### design.v
module alu #(
	parameter DATA_WIDTH = 32,
	parameter INST_WIDTH = 4
)(
	input                   i_clk,
	input                   i_rst_n,
	input  [DATA_WIDTH-1:0] i_data_a,
	input  [DATA_WIDTH-1:0] i_data_b,
	input  [INST_WIDTH-1:0] i_inst,
	input                   i_valid,
	output [DATA_WIDTH-1:0] o_data,
	output                  o_overflow,
	output                  o_valid
);
	reg [DATA_WIDTH - 1:0] o_data_r, o_data_w;
	reg o_overflow_r, o_overflow_w;
	reg o_valid_r, o_valid_w;
	reg [2 * DATA_WIDTH - 1:0] o_mul_temp;
	integer i;
	assign o_data = o_data_r;
	assign o_overflow = o_overflow_r;
	assign o_valid = o_valid_r;
	always @(*) begin
		if (i_valid) begin
			case (i_inst)
				4'd0: begin
					o_data_w = i_data_a + i_data_b;
					if (i_data_a[DATA_WIDTH - 1] && i_data_b[DATA_WIDTH - 1] && ~o_data_w[DATA_WIDTH - 1]) begin
						o_overflow_w = 1;
					end
					else if (~i_data_a[DATA_WIDTH - 1] && ~i_data_b[DATA_WIDTH - 1] && o_data_w[DATA_WIDTH - 1]) begin
						o_overflow_w = 1;
					end
					else begin
						o_overflow_w = 0;
					end
					o_valid_w = 1;
				end
				4'd1: begin
					o_data_w = i_data_a - i_data_b;
					if (~i_data_a[DATA_WIDTH - 1] && i_data_b[DATA_WIDTH - 1] && o_data_w[DATA_WIDTH - 1]) begin
						o_overflow_w = 1;
					end
					else if (i_data_a[DATA_WIDTH - 1] && ~i_data_b[DATA_WIDTH - 1] && ~o_data_w[DATA_WIDTH - 1]) begin
						o_overflow_w = 1;
					end
					else begin
						o_overflow_w = 0;
					end
					o_valid_w = 1;
				end
				4'd2: begin
					o_data_w = i_data_a * i_data_b;
					if ((i_data_a[DATA_WIDTH - 1] == i_data_b[DATA_WIDTH - 1]) && o_data_w[DATA_WIDTH - 1]) begin
						o_overflow_w = 1;
					end
					else if ((i_data_a[DATA_WIDTH - 1] != i_data_b[DATA_WIDTH - 1]) && ~o_data_w[DATA_WIDTH - 1]) begin
						o_overflow_w = 1;
					end
					else begin
						o_overflow_w = 0;
					end
					o_valid_w = 1;
				end
				4'd3: begin
					if (~i_data_a[DATA_WIDTH - 1] && i_data_b[DATA_WIDTH - 1]) begin
						o_data_w = i_data_a;
					end
					else if (i_data_a[DATA_WIDTH - 1] && ~i_data_b[DATA_WIDTH - 1]) begin
						o_data_w = i_data_b;
					end
					else if (i_data_a > i_data_b) begin
						o_data_w = i_data_a;
					end
					else begin
						o_data_w = i_data_b;
					end
					o_overflow_w = 0;
					o_valid_w = 1;
				end
				4'd4: begin
					if (~i_data_a[DATA_WIDTH - 1] && i_data_b[DATA_WIDTH - 1]) begin
						o_data_w = i_data_b;
					end
					else if (i_data_a[DATA_WIDTH - 1] && ~i_data_b[DATA_WIDTH - 1]) begin
						o_data_w = i_data_a;
					end
					else if (i_data_a < i_data_b) begin
						o_data_w = i_data_a;
					end
					else begin
						o_data_w = i_data_b;
					end
					o_overflow_w = 0;
					o_valid_w = 1;
				end
				4'd5: begin
					{o_overflow_w, o_data_w} = i_data_a + i_data_b;
					o_valid_w = 1;
				end
				4'd6: begin
					o_data_w = i_data_a - i_data_b;
					if (i_data_a < i_data_b) begin
						o_overflow_w = 1;
					end
					else begin
						o_overflow_w = 0;
					end
					o_valid_w = 1;
				end
				4'd7: begin
					o_mul_temp = i_data_a * i_data_b;
					o_overflow_w = 0;
					for (i = DATA_WIDTH; i < 2 * DATA_WIDTH; i = i + 1) begin
						if (o_mul_temp[i]) begin
							o_overflow_w = 1;
						end
					end
					o_data_w = o_mul_temp[DATA_WIDTH - 1:0];
					o_valid_w = 1;
				end
				4'd8: begin
					if (i_data_a > i_data_b) begin
						o_data_w = i_data_a;
					end
					else begin
						o_data_w = i_data_b;
					end
					o_overflow_w = 0;
					o_valid_w = 1;
				end
				4'd9: begin
					if (i_data_a < i_data_b) begin
						o_data_w = i_data_a;
					end
					else begin
						o_data_w = i_data_b;
					end
					o_overflow_w = 0;
					o_valid_w = 1;
				end
				4'd10: begin
					o_data_w = i_data_a & i_data_b;
					o_overflow_w = 0;
					o_valid_w = 1;
				end
				4'd11: begin
					o_data_w = i_data_a | i_data_b;
					o_overflow_w = 0;
					o_valid_w = 1;
				end
				4'd12: begin
					o_data_w = (i_data_a & ~i_data_b) | (~i_data_a & i_data_b);
					o_overflow_w = 0;
					o_valid_w = 1;
				end
				4'd13: begin
					o_data_w = ~i_data_a;
					o_overflow_w = 0;
					o_valid_w = 1;
				end
				4'd14: begin
					for (i = 0; i < DATA_WIDTH; i = i + 1) begin
						o_data_w[i] = i_data_a[DATA_WIDTH - 1 - i];
					end
					o_overflow_w = 0;
					o_valid_w = 1;
				end
				default: begin
					o_overflow_w = 0;
					o_data_w = 0;
					o_valid_w = 1;
				end
			endcase
		end
		else begin
			o_overflow_w = 0;
			o_data_w = 0;
			o_valid_w = 0;
		end
	end
	always @(posedge i_clk or negedge i_rst_n) begin
		if (~i_rst_n) begin
			o_data_r <= 0;
			o_overflow_r <= 0;
			o_valid_r <= 0;
		end
		else begin
			o_data_r <= o_data_w;
			o_overflow_r <= o_overflow_w;
			o_valid_r <= o_valid_w;
		end
	end
endmodule
### run.sh
#!/bin/bash
# the make line also repeats each setting of config.mk as NAME=value (left out here)
make -C /OpenROAD-flow-scripts/flow DESIGN_CONFIG=/design/flow/config.mk WORK_HOME=/design/flow/orfs CLKGATE_MAP_FILE= finish
### config.mk
export PLATFORM = sky130hd
export DESIGN_NAME = alu
export DESIGN_NICKNAME = alu
export VERILOG_FILES = /design/flow/design.v
export SDC_FILE = /design/flow/constraint.sdc
export NUM_CORES = 4
export LEC_CHECK = 0
export ABC_AREA = 1
export CAP_MARGIN = 20
export CELL_PAD_IN_SITES_DETAIL_PLACEMENT = 2
export CELL_PAD_IN_SITES_GLOBAL_PLACEMENT = 2
export CORE_ASPECT_RATIO = 1.64
export CORE_MARGIN = 2
export CORE_UTILIZATION = 40
export CTS_CLUSTER_DIAMETER = 144
export MAX_ROUTING_LAYER = met4
export MIN_ROUTING_LAYER = met2
export PLACE_DENSITY = 0.55
export SLEW_MARGIN = 20
### constraint.sdc
create_clock -name core_clock -period 6.55 [get_ports {i_clk}]
set_input_delay 1.3100 -clock core_clock [delete_from_list [all_inputs] [get_ports {i_clk}]]
set_output_delay 1.3100 -clock core_clock [all_outputs]
set_load 0.01 [all_outputs]
==> results of run 1 <==
stage by stage:
| step | setup WS [ps] | hold slack (ps) | area, sq um | instances |
|---|---|---|---|---|
| 2_1_floorplan | -922.9 | 1014 | 47130 | 6751 |
| 3_3_place_gp | -3215 | 1423 | 54930 | 8825 |
==> node_exporter_impl.prom, run 1 <==
# HELP chip_impl_metric Flow report values
# TYPE chip_impl_metric gauge
chip_impl_metric{name="synthesis.nets",unit=""} 8081
chip_impl_metric{name="floorplan.die.width",unit="um"} 268.6
chip_impl_info{name="synth_top_cell_by_area",value="sky130_fd_sc_hd__fa_1"} 1
chip_impl_info{name="run.stop_error",value="[ERROR DPL-0033] detailed placement checks failed during check placement."} 1
chip_impl_info{name="yosys-dominant-comb-family",value="adder cells"} 1
chip_impl_info{name="top_count_cell_post_synth",value="sky130_fd_sc_hd__inv_1"} 1
chip_impl_metric{name="routabilityCongestion",unit=""} 1.208
chip_impl_metric{name="synth_flops",unit=""} 34
chip_impl_metric{name="synth_largest_type_area_fraction",unit="%"} 39.15
chip_impl_metric{name="die_area",unit="sq um"} 117600
chip_impl_metric{name="row_count",unit=""} 159
chip_impl_metric{name="synth_seq_share",unit="%"} 1.853
chip_impl_metric{name="postSynthAreaPerCell",unit="sq um"} 6.802
chip_impl_metric{name="total_cells_reported_by_yosys_after_synthesis",unit=""} 6751
chip_impl_info{name="status",value="did not finish"} 1
chip_impl_metric{name="flip_flops_with_a_built_in_enable",unit=""} 0
chip_impl_info{name="post_synth_main_area_contributors",value="sky130_fd_sc_hd__fa_1 39%, sky130_fd_sc_hd__inv_1 17%, sky130_fd_sc_hd__nand2_1 14%"} 1
chip_impl_metric{name="numPortBuffers",unit=""} 104
chip_impl_metric{name="netlist_instances",unit=""} 6751
chip_impl_metric{name="ys_sh_xor",unit="%"} 0.2670
chip_impl_info{name="yosys-top-cells-count",value="2,057 x sky130_fd_sc_hd__inv_1, 1,703 x sky130_fd_sc_hd__nand2_1, 898 x sky130_fd_sc_hd__fa_1, 361 x sky130_fd_sc_hd__ha_1, 303 x sky130_fd_sc_hd__nor2_1"} 1
chip_impl_metric{name="synthArstFlopShare",unit="%"} 100.0
chip_impl_metric{name="synth.yosys.warnings",unit=""} 1
chip_impl_metric{name="share_of_the_core_filled_by_cells_before_placement",unit="%"} 40.21
chip_impl_info{name="synth_top_flop_cell",value="sky130_fd_sc_hd__dfrtp_1"} 1
chip_impl_metric{name="fp.dieH",unit="um"} 437.9
chip_impl_metric{name="ys_area",unit="sq um"} 45920
chip_impl_metric{name="netlist_area",unit="sq um"} 45920
chip_impl_metric{name="post_synth_fa_ha_maj_area_fraction",unit="%"} 48.99
chip_impl_metric{name="synth_unique_cells",unit=""} 62
chip_impl_metric{name="io_pins",unit=""} 105
chip_impl_metric{name="synth-simple-area-share",unit="%"} 19.68
chip_impl_info{name="last-stage-reached",value="detailed placement (3_5_place_dp)"} 1
chip_impl_metric{name="post_synth_ao_oa_area_fraction",unit="%"} 9.207
chip_impl_metric{name="placeableCoreArea",unit="sq um"} 114200
chip_impl_metric{name="post_synth_mux_area_share",unit="%"} 0
==> run 2: changes to the inputs <==
ABC_AREA = unset   (was 1)
CELL_PAD_IN_SITES_DETAIL_PLACEMENT = unset   (was 2)
CELL_PAD_IN_SITES_GLOBAL_PLACEMENT = unset   (was 2)
CORE_ASPECT_RATIO = unset   (was 1.64)
CORE_UTILIZATION = 71   (was 40)
CTS_CLUSTER_DIAMETER = unset   (was 144)
MAX_ROUTING_LAYER = unset   (was met4)
MIN_ROUTING_LAYER = unset   (was met2)
PLACE_DENSITY = unset   (was 0.55)
SETUP_SLACK_MARGIN = 0.15   (was unset)
clock period = 9.95 ns   (was 6.55 ns; I/O delays follow)
==> run 2 against run 1 <==
The flow stops in global routing (5_1_grt). Synthesized area fell by 13%. Die area is 50% lower. Synthesized cell count fell by 27%.
==> node_exporter_impl.prom, run 2 <==
# HELP chip_impl_metric Flow report values
# TYPE chip_impl_metric gauge
chip_impl_info{name="run.stop_error",value="[ERROR GRT-0116] Global routing finished with congestion. Check the congestion regions in the DRC Viewer."} 1
chip_impl_metric{name="flip_flops_with_a_built_in_enable",unit=""} 0
chip_impl_metric{name="floorplan.die.width",unit="um"} 241.7
chip_impl_metric{name="postSynthAreaPerCell",unit="sq um"} 8.084
chip_impl_metric{name="fp.dieH",unit="um"} 241.7
chip_impl_metric{name="synthArstFlopShare",unit="%"} 100.0
chip_impl_metric{name="ctsLongestPathBuffers",unit=""} 2
chip_impl_metric{name="ys_sh_xor",unit="%"} 1.376
chip_impl_metric{name="io_pins",unit=""} 105
chip_impl_metric{name="row_count",unit=""} 87
chip_impl_info{name="status",value="did not finish"} 1
chip_impl_metric{name="clock_sinks",unit=""} 34
chip_impl_metric{name="netlist_instances",unit=""} 4961
chip_impl_metric{name="synth_flops",unit=""} 34
chip_impl_metric{name="ctsHtreeMaxLevel",unit=""} 2
chip_impl_info{name="synth_top_cell_by_area",value="sky130_fd_sc_hd__fa_1"} 1
chip_impl_metric{name="grt-ovfl-total",unit=""} 1
chip_impl_metric{name="synth_seq_share",unit="%"} 2.121
chip_impl_metric{name="dpl.hpwl",unit="um"} 147400
chip_impl_metric{name="ys_area",unit="sq um"} 40110
chip_impl_metric{name="synthesis.nets",unit=""} 6291
chip_impl_info{name="cts_root_buf",value="sky130_fd_sc_hd__clkbuf_16"} 1
chip_impl_info{name="top_count_cell_post_synth",value="sky130_fd_sc_hd__inv_1"} 1
chip_impl_metric{name="total_cells_reported_by_yosys_after_synthesis",unit=""} 4961
chip_impl_metric{name="share_of_the_core_filled_by_cells_before_placement",unit="%"} 71.40
chip_impl_info{name="synth_top_flop_cell",value="sky130_fd_sc_hd__dfrtp_1"} 1
chip_impl_metric{name="numPortBuffers",unit=""} 104
chip_impl_info{name="yosys-top-cells-count",value="967 x sky130_fd_sc_hd__inv_1, 929 x sky130_fd_sc_hd__nor2_1, 898 x sky130_fd_sc_hd__fa_1, 390 x sky130_fd_sc_hd__nand2_1, 361 x sky130_fd_sc_hd__ha_1"} 1
chip_impl_metric{name="post_synth_ao_oa_area_fraction",unit="%"} 12.55
chip_impl_metric{name="post_synth_mux_area_share",unit="%"} 0.2558
chip_impl_metric{name="post_synth_fa_ha_maj_area_fraction",unit="%"} 56.09
chip_impl_info{name="last-stage-reached",value="global routing (5_1_grt)"} 1
chip_impl_metric{name="synth.yosys.warnings",unit=""} 1
chip_impl_info{name="yosys-dominant-comb-family",value="adder cells"} 1
chip_impl_metric{name="tritoncts.num_buffers",unit=""} 5
chip_impl_metric{name="die_area",unit="sq um"} 58400
chip_impl_metric{name="synth-simple-area-share",unit="%"} 15.29
chip_impl_metric{name="pre_cts_slack",unit="ps"} -840.4
chip_impl_metric{name="synth_largest_type_area_fraction",unit="%"} 44.82
chip_impl_metric{name="placeableCoreArea",unit="sq um"} 56170
chip_impl_metric{name="grtUsageTotal",unit="%"} 71.18
chip_impl_metric{name="netlist_area",unit="sq um"} 40110
chip_impl_metric{name="synth_unique_cells",unit=""} 79
chip_impl_info{name="post_synth_main_area_contributors",value="sky130_fd_sc_hd__fa_1 45%, sky130_fd_sc_hd__ha_1 11%, sky130_fd_sc_hd__inv_1 9.1%"} 1
chip_impl_metric{name="routabilityCongestion",unit=""} 1.197
[run 2: routing by layer]
| layer | track usage, % | overflow |
|---|---|---|
| met4 | 70.77 | 0 |
| met2 | 89.41 | 1 |
| met1 | 72.86 | 0 |
| met5 | 21.73 | 0 |
| met3 | 51.76 | 0 |
[run 2: stage by stage]
step | TNS (ps) | std cells | area, sq um | hold WS, ps
global placement | -1133 | 6215 | 47230 | 2418
detailed placement | -1694 | 6216 | 47230 | 2432
floorplan | 0 | 4961 | 40120 | 1694
CTS | -156.9 | 6233 | 47790 | 2124
[run 2: what timing repair did]
action,in CTS
gates resized,138
endpoints found under the setup margin,4
pin swaps,46
setup buffers,9
hold buffers,0
==> run 3: changes to the inputs <==
CORE_UTILIZATION = 69   (was 71)
CTS_CLUSTER_SIZE = 97   (was unset)
PLACE_DENSITY = 0.42   (was unset)
SETUP_SLACK_MARGIN = unset   (was 0.15)
clock period = 10.6 ns   (was 9.95 ns; I/O delays follow)
==> run 3 against run 2 <==
The layout now fails its checks (setup timing). Synthesized cell count unchanged. Synthesized area unchanged. Die area up 2.9%.
==> node_exporter_impl.prom, run 3 <==
# HELP chip_impl_metric Metrics from one implementation run
# TYPE chip_impl_metric gauge
chip_impl_metric{name="layout.cell_area.non_filler",unit="sq um"} 46820
chip_impl_metric{name="timing.critical_path.required",unit="ps"} 10770
chip_impl_info{name="timing.critical_path.max_delay_family",value="adder cells"} 1
chip_impl_metric{name="area_growth",unit="%"} 16.74
chip_impl_info{name="check-failures",value="setup timing"} 1
chip_impl_info{name="crit_path_top_delay_cell",value="sky130_fd_sc_hd__fa_2"} 1
chip_impl_metric{name="wl_per_cell",unit="um"} 29.48
chip_impl_metric{name="ys_area",unit="sq um"} 40110
chip_impl_metric{name="tritoncts.num_buffers",unit=""} 5
chip_impl_info{name="yosys-dominant-comb-family",value="adder cells"} 1
chip_impl_info{name="worstHoldPathType",value="in -> async"} 1
chip_impl_metric{name="floorplan.die.width",unit="um"} 245.1
chip_impl_metric{name="final_period_minus_worst_setup_slack",unit="ps"} 10750
chip_impl_metric{name="post_dr_vias_cell",unit=""} 6.817
chip_impl_info{name="critical_path.most_common_cell",value="sky130_fd_sc_hd__fa_1"} 1
chip_impl_metric{name="grt_pass1_wl",unit="um"} 259500
chip_impl_metric{name="post-route-period-util",unit="%"} 101.4
chip_impl_metric{name="drv.max_cap_violation_count",unit=""} 0
chip_impl_metric{name="share_of_the_core_filled_by_cells_before_placement",unit="%"} 69.65
chip_impl_metric{name="total_cells_reported_by_yosys_after_synthesis",unit=""} 4961
chip_impl_metric{name="post_dp_cell_area",unit="sq um"} 45750
chip_impl_metric{name="netlist_instances",unit=""} 4961
chip_impl_metric{name="report.final.setup_viol",unit=""} 1
chip_impl_info{name="post_synth_main_area_contributors",value="sky130_fd_sc_hd__fa_1 45%, sky130_fd_sc_hd__ha_1 11%, sky130_fd_sc_hd__inv_1 9.1%"} 1
chip_impl_metric{name="slew_worst_pin",unit="ps"} 1108
chip_impl_metric{name="setup_slack",unit="ps"} -146.5
chip_impl_metric{name="timing_hold_violations_final",unit=""} 0
chip_impl_metric{name="die_area",unit="sq um"} 60070
chip_impl_info{name="synth_top_flop_cell",value="sky130_fd_sc_hd__dfrtp_1"} 1
chip_impl_info{name="worstSetupEndpointType",value="flip-flop"} 1
chip_impl_metric{name="synth_largest_type_area_fraction",unit="%"} 44.82
chip_impl_metric{name="ctsLongestPathBuffers",unit=""} 2
chip_impl_info{name="yosys-top-cells-count",value="967 x sky130_fd_sc_hd__inv_1, 929 x sky130_fd_sc_hd__nor2_1, 898 x sky130_fd_sc_hd__fa_1, 390 x sky130_fd_sc_hd__nand2_1, 361 x sky130_fd_sc_hd__ha_1"} 1
chip_impl_metric{name="post_synth_fa_ha_maj_area_fraction",unit="%"} 56.09
chip_impl_info{name="criticalPathCategory",value="in -> reg"} 1
chip_impl_metric{name="crit_path_max_incr_delay",unit="ps"} 600
chip_impl_info{name="cp-endpoint",value="o_overflow_r"} 1
chip_impl_metric{name="synthesis.nets",unit=""} 6291
chip_impl_metric{name="ant_nets",unit=""} 0
chip_impl_metric{name="ctsHtreeMaxLevel",unit=""} 2
chip_impl_metric{name="flip_flops_with_a_built_in_enable",unit=""} 0
chip_impl_metric{name="postSynthAreaPerCell",unit="sq um"} 8.084
chip_impl_metric{name="drt-total-wl",unit="um"} 180000
chip_impl_metric{name="ys_sh_xor",unit="%"} 1.376
chip_impl_metric{name="worstPathArrival",unit="ps"} 10920
chip_impl_metric{name="synth_seq_share",unit="%"} 2.121
chip_impl_metric{name="fp.dieH",unit="um"} 245.1
chip_impl_metric{name="io_pins",unit=""} 105
chip_impl_metric{name="synthArstFlopShare",unit="%"} 100.0
chip_impl_metric{name="post_synth_mux_area_share",unit="%"} 0.2558
chip_impl_metric{name="synth.yosys.warnings",unit=""} 1
chip_impl_info{name="critPathLaunch",value="i_data_a[21]"} 1
chip_impl_metric{name="nNetsFinal",unit=""} 6652
chip_impl_info{name="tritoncts_clock_tree",value="done"} 1
chip_impl_metric{name="placeableCoreArea",unit="sq um"} 57590
chip_impl_metric{name="synth_flops",unit=""} 34
chip_impl_metric{name="synth-simple-area-share",unit="%"} 15.29
chip_impl_metric{name="place.detailed.instances",unit=""} 6058
chip_impl_metric{name="drt-pass1-iter-count",unit=""} 12
chip_impl_metric{name="row_count",unit=""} 88
chip_impl_metric{name="netlist_area",unit="sq um"} 40110
chip_impl_metric{name="clock_sinks",unit=""} 34
chip_impl_info{name="status",value="finished with violations"} 1
chip_impl_metric{name="grt_pass1_vias",unit=""} 42930
chip_impl_metric{name="routabilityCongestion",unit=""} 1.181
chip_impl_metric{name="grt-ovfl-total",unit=""} 0
chip_impl_metric{name="dpl.hpwl",unit="um"} 140100
chip_impl_metric{name="drc",unit=""} 0
chip_impl_info{name="top_count_cell_post_synth",value="sky130_fd_sc_hd__inv_1"} 1
chip_impl_metric{name="post_synth_ao_oa_area_fraction",unit="%"} 12.55
chip_impl_metric{name="grtUsageTotal",unit="%"} 59.42
chip_impl_metric{name="grt_antenna_before_repair",unit=""} 13
chip_impl_info{name="start_kind",value="input port"} 1
chip_impl_metric{name="max_clock_freq",unit="MHz"} 93.05
chip_impl_info{name="synth_top_cell_by_area",value="sky130_fd_sc_hd__fa_1"} 1
chip_impl_metric{name="synth_unique_cells",unit=""} 79
chip_impl_info{name="cts_root_buf",value="sky130_fd_sc_hd__clkbuf_16"} 1
chip_impl_metric{name="timing.critical_path.buf_inv",unit=""} 7
chip_impl_metric{name="slew-limit-headroom",unit="%"} 25.06
chip_impl_metric{name="crit_path_max_fanout",unit=""} 6
chip_impl_metric{name="grt_max_degree",unit=""} 63
chip_impl_metric{name="worst-path-stages",unit=""} 30
chip_impl_metric{name="final-max-slew-violation-count",unit=""} 0
chip_impl_metric{name="stdcell_count",unit=""} 6106
chip_impl_metric{name="drt_iter0_markers",unit=""} 6825
chip_impl_metric{name="warnings",unit=""} 94
chip_impl_metric{name="vias",unit=""} 41620
chip_impl_metric{name="numPortBuffers",unit=""} 104
chip_impl_metric{name="cts.clk_slew.worst_paths",unit="ps"} 60
[run 3: repair_timing]
action / CTS / global route
gates cloned: 0 / 2
setup endpoints to repair: 1 / 4
gates resized: 4 / 182
buffers inserted: 1 / 22
pin swaps: 1 / 39
hold buffers: 0 / 0
[run 3: area by class of cell]
| class | count | area (sq um) |
|---|---|---|
| Tap cell | 765 | 957.2 |
| Sequential cell | 34 | 850.8 |
| Multi-Input combinational cell | 3615 | 34710 |
| Fill cell | 3558 | 10770 |
| Inverter | 994 | 3766 |
| Antenna cell | 18 | 45.04 |
| Timing Repair Buffer | 672 | 6291 |
| Clock inverter | 3 | 68.82 |
| Clock buffer | 5 | 125.1 |
[run 3: routing by layer]
layer	track usage, %	share of wire (%)	vias up
met5	4.412	0.40	-
met3	29.55	18	1806
met2	83.18	40	4208
li1	-	-	16160
met1	65.41	29	19430
met4	54.73	13	25
[run 3: metrics by stage]
step / setup TNS [ps] / hold WS, ps / setup slack, ps / utilization [%]
after floorplan: 0 / 1824 / 511.1 / -
after global placement: -319.3 / 2542 / -319.3 / 79.44
after detailed placement: -457.6 / 2565 / -440.3 / 79.44
after CTS: 0 / 2254 / 18.68 / 79.83
after global routing: -231.5 / 2287 / -231.5 / 81.24
final: -146.5 / 2248 / -146.5 / 81.30
==> run 4: changes to the inputs <==
CORE_UTILIZATION = 40   (was 69)
CTS_CLUSTER_SIZE = unset   (was 97)
PLACE_DENSITY = unset   (was 0.42)
clock period = 13.1 ns   (was 10.6 ns; I/O delays follow)
==> run 4 against run 3 <==
Now clean on timing, DRC and antenna. First-iteration DRC count fell by 40%. Cell count rose by 2.3%. Non-clock buffer count fell by 380. Wire length fell by 10%. Sequential share of layout area rose by 0.15 points. Critical path depth fell by 3. Global-route usage fell by 28 points. Synthesized cell count did not move. Cell area fell by 7.6%. Largest cell class unchanged. Highest routed layer is now met4.
==> node_exporter_impl.prom, run 4 <==
# HELP chip_impl_metric Metrics from one implementation run
# TYPE chip_impl_metric gauge
chip_impl_metric{name="crit_path_max_incr_delay",unit="ps"} 900
chip_impl_metric{name="drv.max_cap_violation_count",unit=""} 0
chip_impl_metric{name="drt_iter0_markers",unit=""} 4079
chip_impl_metric{name="ctsLongestPathBuffers",unit=""} 2
chip_impl_metric{name="wl_per_cell",unit="um"} 25.92
chip_impl_metric{name="worst-path-stages",unit=""} 27
chip_impl_metric{name="grt_max_degree",unit=""} 63
chip_impl_metric{name="final-max-slew-violation-count",unit=""} 0
chip_impl_info{name="worstSetupEndpointType",value="flip-flop"} 1
chip_impl_info{name="crit_path_top_delay_cell",value="sky130_fd_sc_hd__inv_1"} 1
chip_impl_info{name="rsz0062_at_grt",value="no"} 1
chip_impl_metric{name="slew_worst_pin",unit="ps"} 1262
chip_impl_metric{name="synthArstFlopShare",unit="%"} 100.0
chip_impl_metric{name="ys_area",unit="sq um"} 40110
chip_impl_info{name="top_count_cell_post_synth",value="sky130_fd_sc_hd__inv_1"} 1
chip_impl_metric{name="finish.utilization",unit="%"} 43.41
chip_impl_info{name="tritoncts_clock_tree",value="done"} 1
chip_impl_metric{name="netlist_instances",unit=""} 4961
chip_impl_info{name="cts_root_buf",value="sky130_fd_sc_hd__clkbuf_16"} 1
chip_impl_metric{name="cts.clk_slew.worst_paths",unit="ps"} 60
chip_impl_metric{name="floorplan.die.width",unit="um"} 320.6
chip_impl_metric{name="timing.critical_path.buf_inv",unit=""} 4
chip_impl_metric{name="vias",unit=""} 36570
chip_impl_metric{name="post_synth_ao_oa_area_fraction",unit="%"} 12.55
chip_impl_metric{name="synth-simple-area-share",unit="%"} 15.29
chip_impl_metric{name="drt-total-wl",unit="um"} 161800
chip_impl_info{name="timing.critical_path.max_delay_family",value="adder cells"} 1
chip_impl_metric{name="netlist_area",unit="sq um"} 40110
chip_impl_metric{name="row_count",unit=""} 116
chip_impl_metric{name="share_of_the_core_filled_by_cells_before_placement",unit="%"} 40.22
chip_impl_metric{name="grt-ovfl-total",unit=""} 0
chip_impl_info{name="post_synth_main_area_contributors",value="sky130_fd_sc_hd__fa_1 45%, sky130_fd_sc_hd__ha_1 11%, sky130_fd_sc_hd__inv_1 9.1%"} 1
chip_impl_metric{name="post_dr_vias_cell",unit=""} 5.856
chip_impl_metric{name="grtUsageTotal",unit="%"} 31.86
chip_impl_info{name="critPathLaunch",value="i_data_b[5]"} 1
chip_impl_metric{name="area_growth",unit="%"} 7.915
chip_impl_metric{name="tritoncts.num_buffers",unit=""} 5
chip_impl_metric{name="numPortBuffers",unit=""} 104
chip_impl_metric{name="grt_antenna_before_repair",unit=""} 3
chip_impl_metric{name="synth_largest_type_area_fraction",unit="%"} 44.82
chip_impl_metric{name="synth_seq_share",unit="%"} 2.121
chip_impl_metric{name="drt-pass1-iter-count",unit=""} 10
chip_impl_metric{name="post-route-period-util",unit="%"} 93.26
chip_impl_metric{name="timing_hold_violations_final",unit=""} 0
chip_impl_info{name="criticalPathCategory",value="in -> reg"} 1
chip_impl_info{name="cp-endpoint",value="o_overflow_r"} 1
chip_impl_metric{name="worstPathArrival",unit="ps"} 12370
chip_impl_metric{name="routabilityCongestion",unit=""} 1.110
chip_impl_metric{name="die_area",unit="sq um"} 102800
chip_impl_metric{name="nNetsFinal",unit=""} 6272
chip_impl_metric{name="warnings",unit=""} 92
chip_impl_info{name="status",value="finished clean"} 1
chip_impl_metric{name="max_clock_freq",unit="MHz"} 81.85
chip_impl_metric{name="drc",unit=""} 0
chip_impl_metric{name="setup-tns-final",unit="ps"} 0
chip_impl_metric{name="synth_flops",unit=""} 34
chip_impl_metric{name="timing.critical_path.required",unit="ps"} 13260
chip_impl_metric{name="post_synth_mux_area_share",unit="%"} 0.2558
chip_impl_metric{name="grt_pass1_wl",unit="um"} 243200
chip_impl_info{name="worstHoldPathType",value="in -> async"} 1
chip_impl_metric{name="synthesis.nets",unit=""} 6291
chip_impl_info{name="yosys-top-cells-count",value="967 x sky130_fd_sc_hd__inv_1, 929 x sky130_fd_sc_hd__nor2_1, 898 x sky130_fd_sc_hd__fa_1, 390 x sky130_fd_sc_hd__nand2_1, 361 x sky130_fd_sc_hd__ha_1"} 1
chip_impl_metric{name="ctsHtreeMaxLevel",unit=""} 2
chip_impl_info{name="start_kind",value="input port"} 1
chip_impl_metric{name="ys_sh_xor",unit="%"} 1.376
chip_impl_metric{name="fp.dieH",unit="um"} 320.6
chip_impl_info{name="yosys-dominant-comb-family",value="adder cells"} 1
chip_impl_info{name="critical_path.most_common_cell",value="sky130_fd_sc_hd__fa_1"} 1
chip_impl_metric{name="postCtsSetupBuffers",unit=""} 0
chip_impl_metric{name="final_period_minus_worst_setup_slack",unit="ps"} 12220
chip_impl_metric{name="post_synth_fa_ha_maj_area_fraction",unit="%"} 56.09
chip_impl_metric{name="placeableCoreArea",unit="sq um"} 99710
chip_impl_metric{name="synth_unique_cells",unit=""} 79
chip_impl_metric{name="crit_path_max_fanout",unit=""} 20
chip_impl_metric{name="report.final.setup_viol",unit=""} 0
chip_impl_info{name="synth_top_flop_cell",value="sky130_fd_sc_hd__dfrtp_1"} 1
chip_impl_metric{name="cts.hold.buffers_added",unit=""} 0
chip_impl_metric{name="total_cells_reported_by_yosys_after_synthesis",unit=""} 4961
chip_impl_metric{name="grt_pass1_vias",unit=""} 37900
chip_impl_metric{name="slew-limit-headroom",unit="%"} 15.78
chip_impl_metric{name="dpl.hpwl",unit="um"} 127800
chip_impl_metric{name="cts_resized",unit=""} 0
chip_impl_metric{name="io_pins",unit=""} 105
chip_impl_info{name="synth_top_cell_by_area",value="sky130_fd_sc_hd__fa_1"} 1
chip_impl_metric{name="ant_nets",unit=""} 0
chip_impl_metric{name="clock_sinks",unit=""} 34
chip_impl_metric{name="postSynthAreaPerCell",unit="sq um"} 8.084
chip_impl_metric{name="flip_flops_with_a_built_in_enable",unit=""} 0
chip_impl_metric{name="synth.yosys.warnings",unit=""} 1
==> run 4: routing by layer <==
metal / vias up / wire length (um) / track usage, %
met5: - / 0 / 0
met4: 0 / 10710 / 16.90
met3: 471 / 17320 / 6.561
met2: 2086 / 70990 / 49.21
met1: 18660 / 62810 / 42.12
li1: 15350 / - / -
==> run 4: final cells by class <==
type | count | area, sq um
inverter | 994 | 3731
clock inverter | 3 | 68.82
tap | 1298 | 1624
antenna | 3 | 7.507
clock buffer | 5 | 125.1
multi-input combinational | 3615 | 34350
fill | 10090 | 56430
sequential | 34 | 850.8
timing repair buffer | 292 | 2527
==> run 4: per-stage QoR <==
step / hold slack (ps) / worst slack, ps / cells / instance area (sq um)
global route: 2771 / 682.8 / 6241 / 43270
floorplan: 2324 / 2511 / 4961 / 40110
finish: 2741 / 882.6 / 6244 / 43280
detailed placement: 3052 / 826.4 / 6233 / 43080
global placement: 3048 / 965.3 / 6233 / 43080
CTS: 2746 / 1098 / 6241 / 43270
==> run 5: changes to the inputs <==
ABC_AREA = 1   (was unset)
CORE_UTILIZATION = 69   (was 40)
CTS_CLUSTER_DIAMETER = 375   (was unset)
CTS_CLUSTER_SIZE = 97   (was unset)
PLACE_DENSITY = 0.42   (was unset)
clock period = 6.02 ns   (was 13.1 ns; I/O delays follow)
==> run 5 against run 4 <==
Synthesized cell count increased by 36%. The flow now stops in global routing (5_1_grt). Die area decreased by 33%. Synthesized area increased by 14%.
==> node_exporter_impl.prom, run 5 <==
# HELP chip_impl_metric Flow report values
# TYPE chip_impl_metric gauge
chip_impl_metric{name="share_of_the_core_filled_by_cells_before_placement",unit="%"} 69.72
chip_impl_metric{name="ctsLongestPathBuffers",unit=""} 2
chip_impl_info{name="top_count_cell_post_synth",value="sky130_fd_sc_hd__inv_1"} 1
chip_impl_metric{name="synth_flops",unit=""} 34
chip_impl_metric{name="synthesis.nets",unit=""} 8081
chip_impl_metric{name="post_synth_ao_oa_area_fraction",unit="%"} 9.207
chip_impl_metric{name="synth.yosys.warnings",unit=""} 1
chip_impl_metric{name="placeableCoreArea",unit="sq um"} 65860
chip_impl_metric{name="ctsHtreeMaxLevel",unit=""} 2
chip_impl_metric{name="post_synth_mux_area_share",unit="%"} 0
chip_impl_metric{name="synthArstFlopShare",unit="%"} 100.0
chip_impl_info{name="synth_top_flop_cell",value="sky130_fd_sc_hd__dfrtp_1"} 1
chip_impl_metric{name="netlist_area",unit="sq um"} 45920
chip_impl_info{name="status",value="did not finish"} 1
chip_impl_metric{name="cts.hold.buffers_added",unit=""} 0
chip_impl_metric{name="netlist_instances",unit=""} 6751
chip_impl_metric{name="grt-ovfl-total",unit=""} 1213
chip_impl_metric{name="flip_flops_with_a_built_in_enable",unit=""} 0
chip_impl_metric{name="die_area",unit="sq um"} 68630
chip_impl_metric{name="fp.dieH",unit="um"} 262.0
chip_impl_metric{name="synth_seq_share",unit="%"} 1.853
chip_impl_metric{name="synth_unique_cells",unit=""} 62
chip_impl_metric{name="numPortBuffers",unit=""} 104
chip_impl_info{name="last-stage-reached",value="global routing (5_1_grt)"} 1
chip_impl_metric{name="io_pins",unit=""} 105
chip_impl_info{name="yosys-dominant-comb-family",value="adder cells"} 1
chip_impl_metric{name="dpl.hpwl",unit="um"} 159500
chip_impl_metric{name="clock_sinks",unit=""} 34
chip_impl_info{name="run.stop_error",value="[ERROR GRT-0116] Global routing finished with congestion. Check the congestion regions in the DRC Viewer."} 1
chip_impl_info{name="yosys-top-cells-count",value="2,057 x sky130_fd_sc_hd__inv_1, 1,703 x sky130_fd_sc_hd__nand2_1, 898 x sky130_fd_sc_hd__fa_1, 361 x sky130_fd_sc_hd__ha_1, 303 x sky130_fd_sc_hd__nor2_1"} 1
chip_impl_metric{name="ys_area",unit="sq um"} 45920
chip_impl_metric{name="synth-simple-area-share",unit="%"} 19.68
chip_impl_metric{name="post_synth_fa_ha_maj_area_fraction",unit="%"} 48.99
chip_impl_metric{name="routabilityCongestion",unit=""} 1.142
chip_impl_metric{name="row_count",unit=""} 94
chip_impl_info{name="post_synth_main_area_contributors",value="sky130_fd_sc_hd__fa_1 39%, sky130_fd_sc_hd__inv_1 17%, sky130_fd_sc_hd__nand2_1 14%"} 1
chip_impl_metric{name="floorplan.die.width",unit="um"} 262.0
chip_impl_metric{name="pre_cts_slack",unit="ps"} -2870
chip_impl_metric{name="postSynthAreaPerCell",unit="sq um"} 6.802
chip_impl_metric{name="synth_largest_type_area_fraction",unit="%"} 39.15
chip_impl_metric{name="ys_sh_xor",unit="%"} 0.2670
chip_impl_metric{name="total_cells_reported_by_yosys_after_synthesis",unit=""} 6751
chip_impl_info{name="synth_top_cell_by_area",value="sky130_fd_sc_hd__fa_1"} 1
chip_impl_metric{name="grtUsageTotal",unit="%"} 89.92
chip_impl_metric{name="tritoncts.num_buffers",unit=""} 5
chip_impl_info{name="cts_root_buf",value="sky130_fd_sc_hd__clkbuf_16"} 1
==> run 5: metal layers <==
layer	GRT overflow	global-route usage (%)
met1	134	88.65
met2	638	101.1
met3	130	80.46
met4	297	91.24
met5	14	59.93
==> run 5: what timing repair did <==
| item | in CTS |
|---|---|
| setup buffers | 138 |
| gates resized | 885 |
| gates cloned | 19 |
| pin swaps | 395 |
| endpoints found under the setup margin | 27 |
| hold endpoints to repair | 0 |
==> run 5: stage by stage <==
step           std cells  utilization [%]  instance area (sq um)  hold slack [ps]
2_1_floorplan       6751                -                  47170            908.4
3_3_place_gp        7990            79.61                  52430             1361
3_5_place_dp        7990            79.61                  52430             1378
4_1_cts             8148            86.44                  56930             1051
==> run 6: changes to the inputs <==
ABC_AREA = unset   (was 1)
CELL_PAD_IN_SITES_GLOBAL_PLACEMENT = 0   (was unset)
CORE_UTILIZATION = 72   (was 69)
CTS_CLUSTER_DIAMETER = 97   (was 375)
CTS_CLUSTER_SIZE = 24   (was 97)
GPL_TIMING_DRIVEN = 1   (was unset)
PLACE_DENSITY = unset   (was 0.42)
PLACE_DENSITY_LB_ADDON = 0.23   (was unset)
SETUP_SLACK_MARGIN = -0.61   (was unset)
SLEW_MARGIN = 5   (was 20)
TNS_END_PERCENT = 5   (was unset)
clock period = 8.36 ns   (was 6.02 ns; I/O delays follow)
==> run 6 against run 5 <==
The run again fails in global routing (5_1_grt). Synthesized cell count down 27%. Die area is 16% lower. Synthesized area shrank 13%.
==> node_exporter_impl.prom, run 6 <==
# HELP chip_impl_metric Flow report values
# TYPE chip_impl_metric gauge
chip_impl_info{name="last-stage-reached",value="global routing (5_1_grt)"} 1
chip_impl_metric{name="synth_unique_cells",unit=""} 79
chip_impl_metric{name="clock_sinks",unit=""} 34
chip_impl_metric{name="numPortBuffers",unit=""} 104
chip_impl_metric{name="total_cells_reported_by_yosys_after_synthesis",unit=""} 4961
chip_impl_info{name="run.stop_error",value="[ERROR GRT-0116] Global routing finished with congestion. Check the congestion regions in the DRC Viewer."} 1
chip_impl_metric{name="synth.yosys.warnings",unit=""} 1
chip_impl_metric{name="netlist_area",unit="sq um"} 40110
chip_impl_metric{name="synthArstFlopShare",unit="%"} 100.0
chip_impl_metric{name="ys_area",unit="sq um"} 40110
chip_impl_metric{name="flip_flops_with_a_built_in_enable",unit=""} 0
chip_impl_metric{name="synth_seq_share",unit="%"} 2.121
chip_impl_metric{name="placeableCoreArea",unit="sq um"} 55090
chip_impl_info{name="cts_root_buf",value="sky130_fd_sc_hd__clkbuf_16"} 1
chip_impl_metric{name="postSynthAreaPerCell",unit="sq um"} 8.084
chip_impl_metric{name="ys_sh_xor",unit="%"} 1.376
chip_impl_info{name="post_synth_main_area_contributors",value="sky130_fd_sc_hd__fa_1 45%, sky130_fd_sc_hd__ha_1 11%, sky130_fd_sc_hd__inv_1 9.1%"} 1
chip_impl_metric{name="die_area",unit="sq um"} 57610
chip_impl_metric{name="synth-simple-area-share",unit="%"} 15.29
chip_impl_info{name="yosys-dominant-comb-family",value="adder cells"} 1
chip_impl_metric{name="share_of_the_core_filled_by_cells_before_placement",unit="%"} 72.80
chip_impl_metric{name="post_synth_ao_oa_area_fraction",unit="%"} 12.55
chip_impl_metric{name="grt-ovfl-total",unit=""} 581
chip_impl_metric{name="synth_flops",unit=""} 34
chip_impl_info{name="top_count_cell_post_synth",value="sky130_fd_sc_hd__inv_1"} 1
chip_impl_metric{name="ctsLongestPathBuffers",unit=""} 2
chip_impl_metric{name="routabilityCongestion",unit=""} 1.217
chip_impl_metric{name="io_pins",unit=""} 105
chip_impl_metric{name="fp.dieH",unit="um"} 240.0
chip_impl_metric{name="post_synth_fa_ha_maj_area_fraction",unit="%"} 56.09
chip_impl_metric{name="synthesis.nets",unit=""} 6291
chip_impl_metric{name="pre_cts_slack",unit="ps"} -2115
chip_impl_info{name="synth_top_flop_cell",value="sky130_fd_sc_hd__dfrtp_1"} 1
chip_impl_info{name="status",value="did not finish"} 1
chip_impl_metric{name="post_synth_mux_area_share",unit="%"} 0.2558
chip_impl_info{name="synth_top_cell_by_area",value="sky130_fd_sc_hd__fa_1"} 1
chip_impl_info{name="yosys-top-cells-count",value="967 x sky130_fd_sc_hd__inv_1, 929 x sky130_fd_sc_hd__nor2_1, 898 x sky130_fd_sc_hd__fa_1, 390 x sky130_fd_sc_hd__nand2_1, 361 x sky130_fd_sc_hd__ha_1"} 1
chip_impl_metric{name="row_count",unit=""} 86
chip_impl_metric{name="ctsHtreeMaxLevel",unit=""} 2
chip_impl_metric{name="cts.hold.buffers_added",unit=""} 0
chip_impl_metric{name="netlist_instances",unit=""} 4961
chip_impl_metric{name="dpl.hpwl",unit="um"} 150300
chip_impl_metric{name="grtUsageTotal",unit="%"} 79.88
chip_impl_metric{name="synth_largest_type_area_fraction",unit="%"} 44.82
chip_impl_metric{name="tritoncts.num_buffers",unit=""} 5
chip_impl_metric{name="floorplan.die.width",unit="um"} 240.0
## run 6: timing repair
action	in CTS
pin swaps	43
endpoints found under the setup margin	11
cloned	2
setup buffers	13
resized	141
## run 6: layer usage
layer	track usage, %	GRT overflow
met1	79.36	6
met3	65.55	10
met5	29.18	1
met4	81.01	190
met2	95.99	374
## run 6: per-stage QoR
step	std cells	area, sq um	util, %
CTS	6252	48270	87.62
global placement	6229	47630	86.46
detailed placement	6229	47630	86.46
floorplan	4961	40920	-
==> run 7: changes to the inputs <==
CELL_PAD_IN_SITES_GLOBAL_PLACEMENT = unset   (was 0)
CORE_UTILIZATION = 59   (was 72)
CTS_CLUSTER_DIAMETER = unset   (was 97)
CTS_CLUSTER_SIZE = unset   (was 24)
GPL_TIMING_DRIVEN = unset   (was 1)
PLACE_DENSITY_LB_ADDON = unset   (was 0.23)
SETUP_SLACK_MARGIN = 2.26   (was -0.61)
SLEW_MARGIN = 20   (was 5)
TNS_END_PERCENT = unset   (was 5)
clock period = 8.76 ns   (was 8.36 ns; I/O delays follow)
==> run 7 against run 6 <==
Now fails the layout checks on setup timing. Synthesized cell count unchanged. Synthesized area did not move. Die area increased by 22%.
==> node_exporter_impl.prom, run 7 <==
# HELP chip_impl_metric Metrics from one implementation run
# TYPE chip_impl_metric gauge
chip_impl_metric{name="ctsLongestPathBuffers",unit=""} 2
chip_impl_metric{name="synthesis.nets",unit=""} 6291
chip_impl_metric{name="io_pins",unit=""} 105
chip_impl_metric{name="synth_seq_share",unit="%"} 2.121
chip_impl_metric{name="die_area",unit="sq um"} 70080
chip_impl_metric{name="setup_slack",unit="ps"} -1515
chip_impl_info{name="cts_root_buf",value="sky130_fd_sc_hd__clkbuf_16"} 1
chip_impl_metric{name="postSynthAreaPerCell",unit="sq um"} 8.084
chip_impl_metric{name="synth.yosys.warnings",unit=""} 1
chip_impl_metric{name="grtUsageTotal",unit="%"} 56.47
chip_impl_metric{name="fp.dieH",unit="um"} 264.7
chip_impl_metric{name="netlist_area",unit="sq um"} 40110
chip_impl_metric{name="pre_cts_slack",unit="ps"} -1851
chip_impl_metric{name="post_synth_ao_oa_area_fraction",unit="%"} 12.55
chip_impl_info{name="worstHoldPathType",value="in -> async"} 1
chip_impl_metric{name="warnings",unit=""} 97
chip_impl_metric{name="routabilityCongestion",unit=""} 1.093
chip_impl_metric{name="share_of_the_core_filled_by_cells_before_placement",unit="%"} 59.61
chip_impl_metric{name="ys_sh_xor",unit="%"} 1.376
chip_impl_metric{name="ctsHtreeMaxLevel",unit=""} 2
chip_impl_info{name="top_count_cell_post_synth",value="sky130_fd_sc_hd__inv_1"} 1
chip_impl_metric{name="max_clock_freq",unit="MHz"} 97.32
chip_impl_metric{name="cts.clk_slew.worst_paths",unit="ps"} 60
chip_impl_metric{name="worst-path-stages",unit=""} 32
chip_impl_info{name="criticalPathCategory",value="in -> reg"} 1
chip_impl_metric{name="grt_pass1_wl",unit="um"} 285300
chip_impl_info{name="cp-endpoint",value="o_overflow_r"} 1
chip_impl_metric{name="post_synth_fa_ha_maj_area_fraction",unit="%"} 56.09
chip_impl_metric{name="slew_worst_pin",unit="ps"} 1201
chip_impl_metric{name="area_growth",unit="%"} 33.93
chip_impl_metric{name="filler_cell_count",unit=""} 4169
chip_impl_metric{name="placeableCoreArea",unit="sq um"} 67280
chip_impl_metric{name="timing.critical_path.required",unit="ps"} 8920
chip_impl_info{name="critical_path.most_common_cell",value="sky130_fd_sc_hd__fa_1"} 1
chip_impl_metric{name="slew-limit-headroom",unit="%"} 19.93
chip_impl_metric{name="synth-simple-area-share",unit="%"} 15.29
chip_impl_info{name="critPathLaunch",value="i_data_b[4]"} 1
chip_impl_metric{name="drc",unit=""} 0
chip_impl_info{name="post_synth_main_area_contributors",value="sky130_fd_sc_hd__fa_1 45%, sky130_fd_sc_hd__ha_1 11%, sky130_fd_sc_hd__inv_1 9.1%"} 1
chip_impl_info{name="tritoncts_clock_tree",value="done"} 1
chip_impl_metric{name="wl_per_cell",unit="um"} 31.14
chip_impl_metric{name="ant_nets",unit=""} 0
chip_impl_info{name="synth_top_cell_by_area",value="sky130_fd_sc_hd__fa_1"} 1
chip_impl_metric{name="timing_hold_violations_final",unit=""} 0
chip_impl_info{name="timing.critical_path.max_delay_family",value="adder cells"} 1
chip_impl_metric{name="ys_area",unit="sq um"} 40110
chip_impl_metric{name="crit_path_max_incr_delay",unit="ps"} 890
chip_impl_metric{name="synthArstFlopShare",unit="%"} 100.0
chip_impl_info{name="check-failures",value="setup timing"} 1
chip_impl_metric{name="report.final.setup_viol",unit=""} 19
chip_impl_metric{name="row_count",unit=""} 95
chip_impl_info{name="start_kind",value="input port"} 1
chip_impl_metric{name="netlist_instances",unit=""} 4961
chip_impl_metric{name="total_cells_reported_by_yosys_after_synthesis",unit=""} 4961
chip_impl_info{name="crit_path_top_delay_cell",value="sky130_fd_sc_hd__fa_1"} 1
chip_impl_info{name="synth_top_flop_cell",value="sky130_fd_sc_hd__dfrtp_1"} 1
chip_impl_info{name="yosys-top-cells-count",value="967 x sky130_fd_sc_hd__inv_1, 929 x sky130_fd_sc_hd__nor2_1, 898 x sky130_fd_sc_hd__fa_1, 390 x sky130_fd_sc_hd__nand2_1, 361 x sky130_fd_sc_hd__ha_1"} 1
chip_impl_info{name="rsz0062_at_grt",value="yes"} 1
chip_impl_metric{name="clock_sinks",unit=""} 34
chip_impl_metric{name="synth_largest_type_area_fraction",unit="%"} 44.82
chip_impl_metric{name="post-route-period-util",unit="%"} 117.3
chip_impl_metric{name="timing.critical_path.buf_inv",unit=""} 9
chip_impl_metric{name="final-max-slew-violation-count",unit=""} 0
chip_impl_metric{name="numPortBuffers",unit=""} 104
chip_impl_metric{name="grt_max_degree",unit=""} 58
chip_impl_metric{name="floorplan.die.width",unit="um"} 264.7
chip_impl_metric{name="post_dr_vias_cell",unit=""} 6.620
chip_impl_metric{name="drt_iter0_markers",unit=""} 6518
chip_impl_metric{name="worstPathArrival",unit="ps"} 10440
chip_impl_metric{name="grt-ovfl-total",unit=""} 0
chip_impl_metric{name="drt-total-wl",unit="um"} 205800
chip_impl_metric{name="finish.utilization",unit="%"} 79.84
chip_impl_info{name="worstSetupEndpointType",value="flip-flop"} 1
chip_impl_metric{name="flip_flops_with_a_built_in_enable",unit=""} 0
chip_impl_metric{name="grt_pass1_vias",unit=""} 44490
chip_impl_metric{name="nNetsFinal",unit=""} 7046
chip_impl_metric{name="drv.max_cap_violation_count",unit=""} 0
chip_impl_info{name="yosys-dominant-comb-family",value="adder cells"} 1
chip_impl_metric{name="vias",unit=""} 43750
chip_impl_metric{name="crit_path_max_fanout",unit=""} 6
chip_impl_metric{name="final_period_minus_worst_setup_slack",unit="ps"} 10270
chip_impl_info{name="status",value="finished with violations"} 1
chip_impl_metric{name="post_synth_mux_area_share",unit="%"} 0.2558
chip_impl_metric{name="tritoncts.num_buffers",unit=""} 5
chip_impl_metric{name="grt_antenna_before_repair",unit=""} 9
chip_impl_metric{name="drt-pass1-iter-count",unit=""} 21
chip_impl_metric{name="synth_flops",unit=""} 34
chip_impl_metric{name="synth_unique_cells",unit=""} 79
chip_impl_metric{name="dpl.hpwl",unit="um"} 144000
-- run 7: repair_timing --
item	in CTS	in global routing
resized	645	312
hold buffers	0	0
pin swaps	161	167
cloned	10	3
setup endpoints to repair	31	32
buffers inserted	103	55
-- run 7: metrics by stage --
| step | TNS [ps] | hold WS [ps] | instance area, sq um | cells |
|---|---|---|---|---|
| final | -11060 | 1879 | 53710 | 6609 |
| after global routing | -9758 | 1948 | 53670 | 6591 |
| after CTS | -2012 | 1894 | 52140 | 6531 |
| after detailed placement | -16410 | 2192 | 48800 | 6411 |
| after global placement | -15810 | 2175 | 48800 | 6411 |
| after floorplan | -254.8 | 1456 | 41270 | 4961 |
-- run 7: layer usage --
| layer | routed length (um) | vias up | track usage [%] | share of wire (%) |
|---|---|---|---|---|
| li1 | - | 16970 | - | - |
| met1 | 61380 | 20800 | 62.50 | 30 |
| met2 | 81920 | 4171 | 80.32 | 40 |
| met3 | 34000 | 1792 | 24.78 | 17 |
| met4 | 27790 | 24 | 54.65 | 14 |
| met5 | 690 | - | 1.525 | 0.34 |
-- run 7: area by class of cell --
| class | instances | area (sq um) | share of cell area (%) |
|---|---|---|---|
| inverters | 994 | 3941 | 7.338 |
| multi-input cells | 3616 | 37150 | 69.17 |
| clock inverters | 1 | 30.03 | 0.05591 |
| clock buffers | 6 | 138.9 | 0.2586 |
| well taps | 873 | 1092 | 2.034 |
| repair inverters | 2 | 32.53 | 0.06057 |
| diodes | 20 | 50.05 | 0.09318 |
| repair buffers | 1063 | 10420 | 19.41 |
| flip-flops and latches | 34 | 850.8 | 1.584 |
==> run 8: changes to the inputs <==
CELL_PAD_IN_SITES_GLOBAL_PLACEMENT = 0   (was unset)
CORE_UTILIZATION = 72   (was 59)
CTS_CLUSTER_DIAMETER = 246   (was unset)
CTS_CLUSTER_SIZE = 24   (was unset)
GPL_TIMING_DRIVEN = 1   (was unset)
PLACE_DENSITY = 0.64   (was unset)
SETUP_SLACK_MARGIN = -0.61   (was 2.26)
SLEW_MARGIN = 5   (was 20)
TNS_END_PERCENT = 25   (was unset)
clock period = 9.83 ns   (was 8.76 ns; I/O delays follow)
==> run 8 against run 7 <==
The run now fails in global routing (5_1_grt). Synthesized area unchanged. Synthesized cell count is the same. Die area fell by 18%.
==> node_exporter_impl.prom, run 8 <==
# HELP chip_impl_metric Flow report values
# TYPE chip_impl_metric gauge
chip_impl_metric{name="postSynthAreaPerCell",unit="sq um"} 8.084
chip_impl_metric{name="clock_sinks",unit=""} 34
chip_impl_metric{name="ctsLongestPathBuffers",unit=""} 2
chip_impl_metric{name="flip_flops_with_a_built_in_enable",unit=""} 0
chip_impl_metric{name="pre_cts_slack",unit="ps"} -1188
chip_impl_info{name="last-stage-reached",value="global routing (5_1_grt)"} 1
chip_impl_metric{name="cts.hold.buffers_added",unit=""} 0
chip_impl_info{name="cts_root_buf",value="sky130_fd_sc_hd__clkbuf_16"} 1
chip_impl_metric{name="synth_flops",unit=""} 34
chip_impl_metric{name="synthesis.nets",unit=""} 6291
chip_impl_metric{name="synth_unique_cells",unit=""} 79
chip_impl_metric{name="grt-ovfl-total",unit=""} 97
chip_impl_metric{name="synth_seq_share",unit="%"} 2.121
chip_impl_metric{name="die_area",unit="sq um"} 57610
chip_impl_info{name="synth_top_cell_by_area",value="sky130_fd_sc_hd__fa_1"} 1
chip_impl_metric{name="synthArstFlopShare",unit="%"} 100.0
chip_impl_metric{name="synth-simple-area-share",unit="%"} 15.29
chip_impl_metric{name="netlist_instances",unit=""} 4961
chip_impl_info{name="yosys-dominant-comb-family",value="adder cells"} 1
chip_impl_info{name="yosys-top-cells-count",value="967 x sky130_fd_sc_hd__inv_1, 929 x sky130_fd_sc_hd__nor2_1, 898 x sky130_fd_sc_hd__fa_1, 390 x sky130_fd_sc_hd__nand2_1, 361 x sky130_fd_sc_hd__ha_1"} 1
chip_impl_info{name="top_count_cell_post_synth",value="sky130_fd_sc_hd__inv_1"} 1
chip_impl_info{name="synth_top_flop_cell",value="sky130_fd_sc_hd__dfrtp_1"} 1
chip_impl_metric{name="synth.yosys.warnings",unit=""} 1
chip_impl_metric{name="dpl.hpwl",unit="um"} 152500
chip_impl_metric{name="fp.dieH",unit="um"} 240.0
chip_impl_info{name="run.stop_error",value="[ERROR GRT-0116] Global routing finished with congestion. Check the congestion regions in the DRC Viewer."} 1
chip_impl_metric{name="io_pins",unit=""} 105
chip_impl_metric{name="tritoncts.num_buffers",unit=""} 5
chip_impl_metric{name="grtUsageTotal",unit="%"} 74.87
chip_impl_metric{name="placeableCoreArea",unit="sq um"} 55090
chip_impl_info{name="status",value="did not finish"} 1
chip_impl_metric{name="ys_sh_xor",unit="%"} 1.376
chip_impl_metric{name="netlist_area",unit="sq um"} 40110
chip_impl_metric{name="place.detailed.instances",unit=""} 6227
chip_impl_metric{name="numPortBuffers",unit=""} 104
chip_impl_metric{name="total_cells_reported_by_yosys_after_synthesis",unit=""} 4961
chip_impl_metric{name="post_synth_mux_area_share",unit="%"} 0.2558
chip_impl_metric{name="post_synth_fa_ha_maj_area_fraction",unit="%"} 56.09
chip_impl_metric{name="ys_area",unit="sq um"} 40110
chip_impl_metric{name="ctsHtreeMaxLevel",unit=""} 2
chip_impl_metric{name="routabilityCongestion",unit=""} 1.175
chip_impl_metric{name="synth_largest_type_area_fraction",unit="%"} 44.82
chip_impl_metric{name="floorplan.die.width",unit="um"} 240.0
chip_impl_metric{name="row_count",unit=""} 86
chip_impl_metric{name="share_of_the_core_filled_by_cells_before_placement",unit="%"} 72.80
chip_impl_info{name="post_synth_main_area_contributors",value="sky130_fd_sc_hd__fa_1 45%, sky130_fd_sc_hd__ha_1 11%, sky130_fd_sc_hd__inv_1 9.1%"} 1
chip_impl_metric{name="post_synth_ao_oa_area_fraction",unit="%"} 12.55
[run 8: routing by layer]
metal	global-route usage, %	GRT overflow
met2	90.15	29
met5	31.60	3
met3	59.17	5
met1	77.63	7
met4	70.53	53
[run 8: per-stage QoR]
step                      hold WS, ps  area (sq um)
after detailed placement         2426         47250
after CTS                        2114         47530
after global placement           2393         47250
after floorplan                  1670         40110
[run 8: what timing repair did]
item / CTS
endpoints found under the setup margin: 1
pin swaps: 3
gates cloned: 0
setup buffers: 7
resized: 19
